## cpu
module cpu(
    input rst_n, clk,
    input [31:0] imem_insn,
    output [31:0] imem_addr,
    output [31:0] trace_instruction, trace_rd_value,
    output [11:0] trace_imm,
    output [4:0] trace_rd, trace_rs1, trace_rs2
);
    wire        imm_sel,
                write_enable,
                write_enable_reg,
                write_enable_alu;
    wire [31:0] instruction_reg,
                mux_result,
                mux_result_reg,
                rs1_value,
                rs1_value_reg,
                rs2_value,
                rs2_value_reg,
                alu_result,
                alu_result_reg,
                rd_wb_value,
                rd_wb_value_2,
                raw_rs1_value,
                raw_rs2_value;
    wire [11:0] imm_value;
    wire [6:0]  funct7,
                funct7_reg,
                opcode,
                opcode_reg;
    wire [4:0]  rd_sel,
                rd_sel_reg,
                rd_sel_wb,
                rd_write_back,
                rd_write_back_2,
                rs1_sel,
                rs1_sel_reg,
                rs2_sel,
                rs2_sel_reg,
                get_rs1,
                get_rs2;                
    wire [2:0]  funct3,
                funct3_reg;    
    pipeline_reg_instruction pri(
        .clk(clk),
        .instruction_in(imem_insn),
        .instruction_out(instruction_reg),
        .trace_instruction(trace_instruction)
    );
    pipeline_reg_decoder prd(
        .clk(clk),
        .write_enable_in(write_enable),
        .mux_result_in(mux_result),
        .rs1_value_in(raw_rs1_value),
        .opcode_in(opcode),
        .funct7_in(funct7),
        .rd_sel_in(rd_sel),
        .funct3_in(funct3),
        .write_enable_out(write_enable_reg),
        .mux_result_out(mux_result_reg),
        .rs1_value_out(rs1_value_reg),
        .opcode_out(opcode_reg),
        .funct7_out(funct7_reg),
        .rd_sel_out(rd_sel_reg),
        .funct3_out(funct3_reg),
        .raw_rd(rd_write_back)
    );
    pipeline_reg_alu pra(
        .clk(clk),
        .write_enable_in(write_enable_reg),
        .rd_sel_in(rd_sel_reg),
  ...
Size: roughly 0.064 sq mm of cells after synthesis.
make LEC_CHECK=0 CAP_MARGIN=20 CORE_MARGIN=2 CORE_UTILIZATION=67 CTS_CLUSTER_SIZE=41 SLEW_MARGIN=20 finish   # period 3.27 ns
run.sh (not shown) runs the stock make flow with config.mk's settings and CLKGATE_MAP_FILE=.
The baseline never finished: it broke off in global routing.
Edit:
Settings changed: CAP_MARGIN 20 to 15, CELL_PAD_IN_SITES_DETAIL_PLACEMENT set to 0, CELL_PAD_IN_SITES_GLOBAL_PLACEMENT set to 0, CORE_UTILIZATION 67 to 72, CTS_CLUSTER_SIZE 41 to 42, GPL_ROUTABILITY_DRIVEN set to 1, MAX_ROUTING_LAYER set to met4, PLACE_DENSITY_LB_ADDON set to 0.05.
Clock period 3.27 ns to 3.03 ns, I/O delays scaled along.
Result: The new run never finished: it broke off in global routing (GRT-0116); area after synthesis does not change; die area went down by about 7%; synthesized cell count stays the same.
Edit:
Settings changed: CAP_MARGIN 15 to 20, CELL_PAD_IN_SITES_DETAIL_PLACEMENT 0 to unset, CELL_PAD_IN_SITES_GLOBAL_PLACEMENT 0 to unset, CORE_UTILIZATION 72 to 61, CTS_CLUSTER_SIZE 42 to unset, GPL_ROUTABILITY_DRIVEN 1 to unset, MAX_ROUTING_LAYER met4 to unset, PLACE_DENSITY_LB_ADDON 0.05 to unset, SETUP_SLACK_MARGIN set to 0.99.
Clock period 3.03 ns to 3.63 ns, I/O delays scaled along.
The new run finished clean.
Synthesized cell count does not change.
Area after synthesis does not change.
Die size came out higher by 18%.
Edit:
Settings changed: CAP_MARGIN 20 to 30, CORE_UTILIZATION 61 to 72, CTS_CLUSTER_SIZE set to 53, PLACE_DENSITY_LB_ADDON set to 0.27, SETUP_SLACK_MARGIN 0.99 to unset.
Clock period 3.63 ns to 3.33 ns, I/O delays scaled along.
After rerunning: The new run failed in global routing; synthesized cell count is unchanged; die size came out lower by about 15%; area after synthesis is unchanged.


## v14
Starting RTL as in the previous note.
make LEC_CHECK=0 ABC_AREA=1 CAP_MARGIN=20 CORE_MARGIN=2 CORE_UTILIZATION=65 CTS_CLUSTER_SIZE=98 SLEW_MARGIN=20 finish   # period 2.73 ns
5_1_grt: v14 exited with error
Input-level comparison between v28 and v14:
- swapping 65 for 47 in CORE_UTILIZATION
- clearing ABC_AREA, which used to be 1
- clearing CTS_CLUSTER_SIZE, which used to be 98
- swapping 2.73 for 4.74 in the clock period (ns, I/O delays scaled along)
==> results <==
For cell count after placement, dividing the value from v28 by the value from v14 gives 0.66. v28 vs. v14: number of distinct library cell variants in the gate-level netlist after synthesis went up by 26. Of v14 and v28, only v14 never reached the final stage. What ended v14 was a tool error in 5_1_grt; the run never finished. Summary — post-synthesis share of cell area spent on xor and xnor gates, v28 relative to v14: higher, by 0.62 points. Against v14, v28 comes in 21 points higher on multiplexer share of the synthesized area. The final reports for v28 and v14 show summed instance area of the synthesized netlist lower in the former.
diff inputs: v28 => v46
- MAX_ROUTING_LAYER now met4, previously not set
- PLACE_DENSITY_LB_ADDON now 0.2, previously not set
- SLEW_MARGIN now 40, was 20
- HOLD_SLACK_MARGIN now -0.02, previously not set
- CORE_ASPECT_RATIO now 0.54, previously not set
- CELL_PAD_IN_SITES_DETAIL_PLACEMENT now 1, previously not set
- CTS_CLUSTER_DIAMETER now 330, previously not set
- GPL_TIMING_DRIVEN now 1, previously not set
- TNS_END_PERCENT now 60, previously not set
- CORE_MARGIN now 6, was 2
- CORE_UTILIZATION now 40, was 47
- CELL_PAD_IN_SITES_GLOBAL_PLACEMENT now 2, previously not set
- the clock period (ns, I/O delays scaled along) now 2.8, was 4.74
==> results <==
Complete run, failing final checks: v46, reason negative setup slack. Side by side, worst relative slew slack turned out higher in v46 than in v28. Comparing v46 and v28, biggest fanout along the worst timing path is higher on v28. v46 gives more antenna cell count than v28 did. Per the comparison of v46 with v28, worst-case setup margin in the final layout fell 1.10 ns; internal power summed over all cells rose about 80%; detailed-route via count rose 5793; non-clock buffer count rose 902. Looking at number of stages on the worst setup path, v46 sits 3 higher than v28 does. Compared with v28, v46 shows a number of placed instances, taps included that is 17% higher. Between v28 and v46, share of final layout cell area taken by clock buffers and inverters decreased.
Changes in v33 relative to v46:
- an added ABC_AREA of 1
- a change of CORE_MARGIN from 6 to 10
- a change of CELL_PAD_IN_SITES_GLOBAL_PLACEMENT from 2 to 1
- a change of HOLD_SLACK_MARGIN from -0.02 to 0.06
- a change of CTS_CLUSTER_DIAMETER from 330 to 152
- a change of CORE_UTILIZATION from 40 to 51
- a change of TNS_END_PERCENT from 60 to 45
- a change of SLEW_MARGIN from 40 to 20
- a change of PLACE_DENSITY_LB_ADDON from 0.2 to 0.05
- a change of CAP_MARGIN from 20 to 15
- a change of CELL_PAD_IN_SITES_DETAIL_PLACEMENT from 1 to 2
- an added GPL_ROUTABILITY_DRIVEN of 1
- an added SETUP_SLACK_MARGIN of 0.7
- a deleted CORE_ASPECT_RATIO that had been 0.54
- an added CTS_CLUSTER_SIZE of 45
- a deleted GPL_TIMING_DRIVEN that had been 1
- a change of the clock period (ns, I/O delays scaled along) from 2.8 to 3.55
==> comparison <==
Flow for v33 halted at 3_5_place_dp, error code DPL-0033.
Global placer's final weighted congestion sits lower in v33 than in v46.
Between v46 and v33, the flow reports synthesized area increasing by a few percent.
In v33 the XOR/XNOR share of the synthesized area turned out 0.62 points lower than in v46.
Relative to v46, sequential element share of the synthesized area decreased by 3.3 points in v33.
Floorplan utilization: v33 vs v46 up 11 points
Relative to v33, the following input files were edited for v20:
- a change of CORE_MARGIN from 10 to 2
- a deleted SETUP_SLACK_MARGIN that had been 0.7
- a deleted CTS_CLUSTER_DIAMETER that had been 152
- a change of CELL_PAD_IN_SITES_GLOBAL_PLACEMENT from 1 to 0
- a change of CELL_PAD_IN_SITES_DETAIL_PLACEMENT from 2 to 0
- a change of CORE_UTILIZATION from 51 to 69
- a deleted ABC_AREA that had been 1
- a deleted TNS_END_PERCENT that had been 45
- a deleted HOLD_SLACK_MARGIN that had been 0.06
- an added PLACE_DENSITY of 0.64
- a deleted CTS_CLUSTER_SIZE that had been 45
- a deleted PLACE_DENSITY_LB_ADDON that had been 0.05
- a change of the clock period (ns, I/O delays scaled along) from 3.55 to 3.03
Results
The synthesized cell count of v20 is lower than that of v33. v20 -> v33: number of synthesized register bits delta 0, exact match. Status: v20 FAILED at 5_1_grt (tool error). Total die area, v20 and v33: higher on v33. v20 ends up with lower row count than v33 does.
Input-level comparison between v40 and v20:
- GPL_ROUTABILITY_DRIVEN changed from 1 to 0
- MIN_ROUTING_LAYER newly set to met2
- MAX_ROUTING_LAYER removed (was met4)
- CORE_ASPECT_RATIO newly set to 0.96
- GPL_TIMING_DRIVEN newly set to 0
- ABC_AREA newly set to 1
- CELL_PAD_IN_SITES_GLOBAL_PLACEMENT removed (was 0)
- SLEW_MARGIN changed from 20 to 25
- CAP_MARGIN changed from 15 to 20
- CORE_MARGIN changed from 2 to 3
- PLACE_DENSITY removed (was 0.64)
- CELL_PAD_IN_SITES_DETAIL_PLACEMENT changed from 0 to 2
- CTS_CLUSTER_DIAMETER newly set to 131
- CORE_UTILIZATION changed from 69 to 50
- the clock period (ns, I/O delays scaled along) changed from 3.03 to 5.0
Results
FAIL v40 @ 3_5_place_dp: tool exited with error
Diff v20 -> v40: synthesized cell count grew by 3278; synthesized-area fraction occupied by ao, oa, aoi and oai cells grew by 5.1 points; die area grew by 45000 um^2; xor-xnor portion of the synthesized cell area shrank by 0.62 points.
Power is estimated from default activity; no workload was simulated.
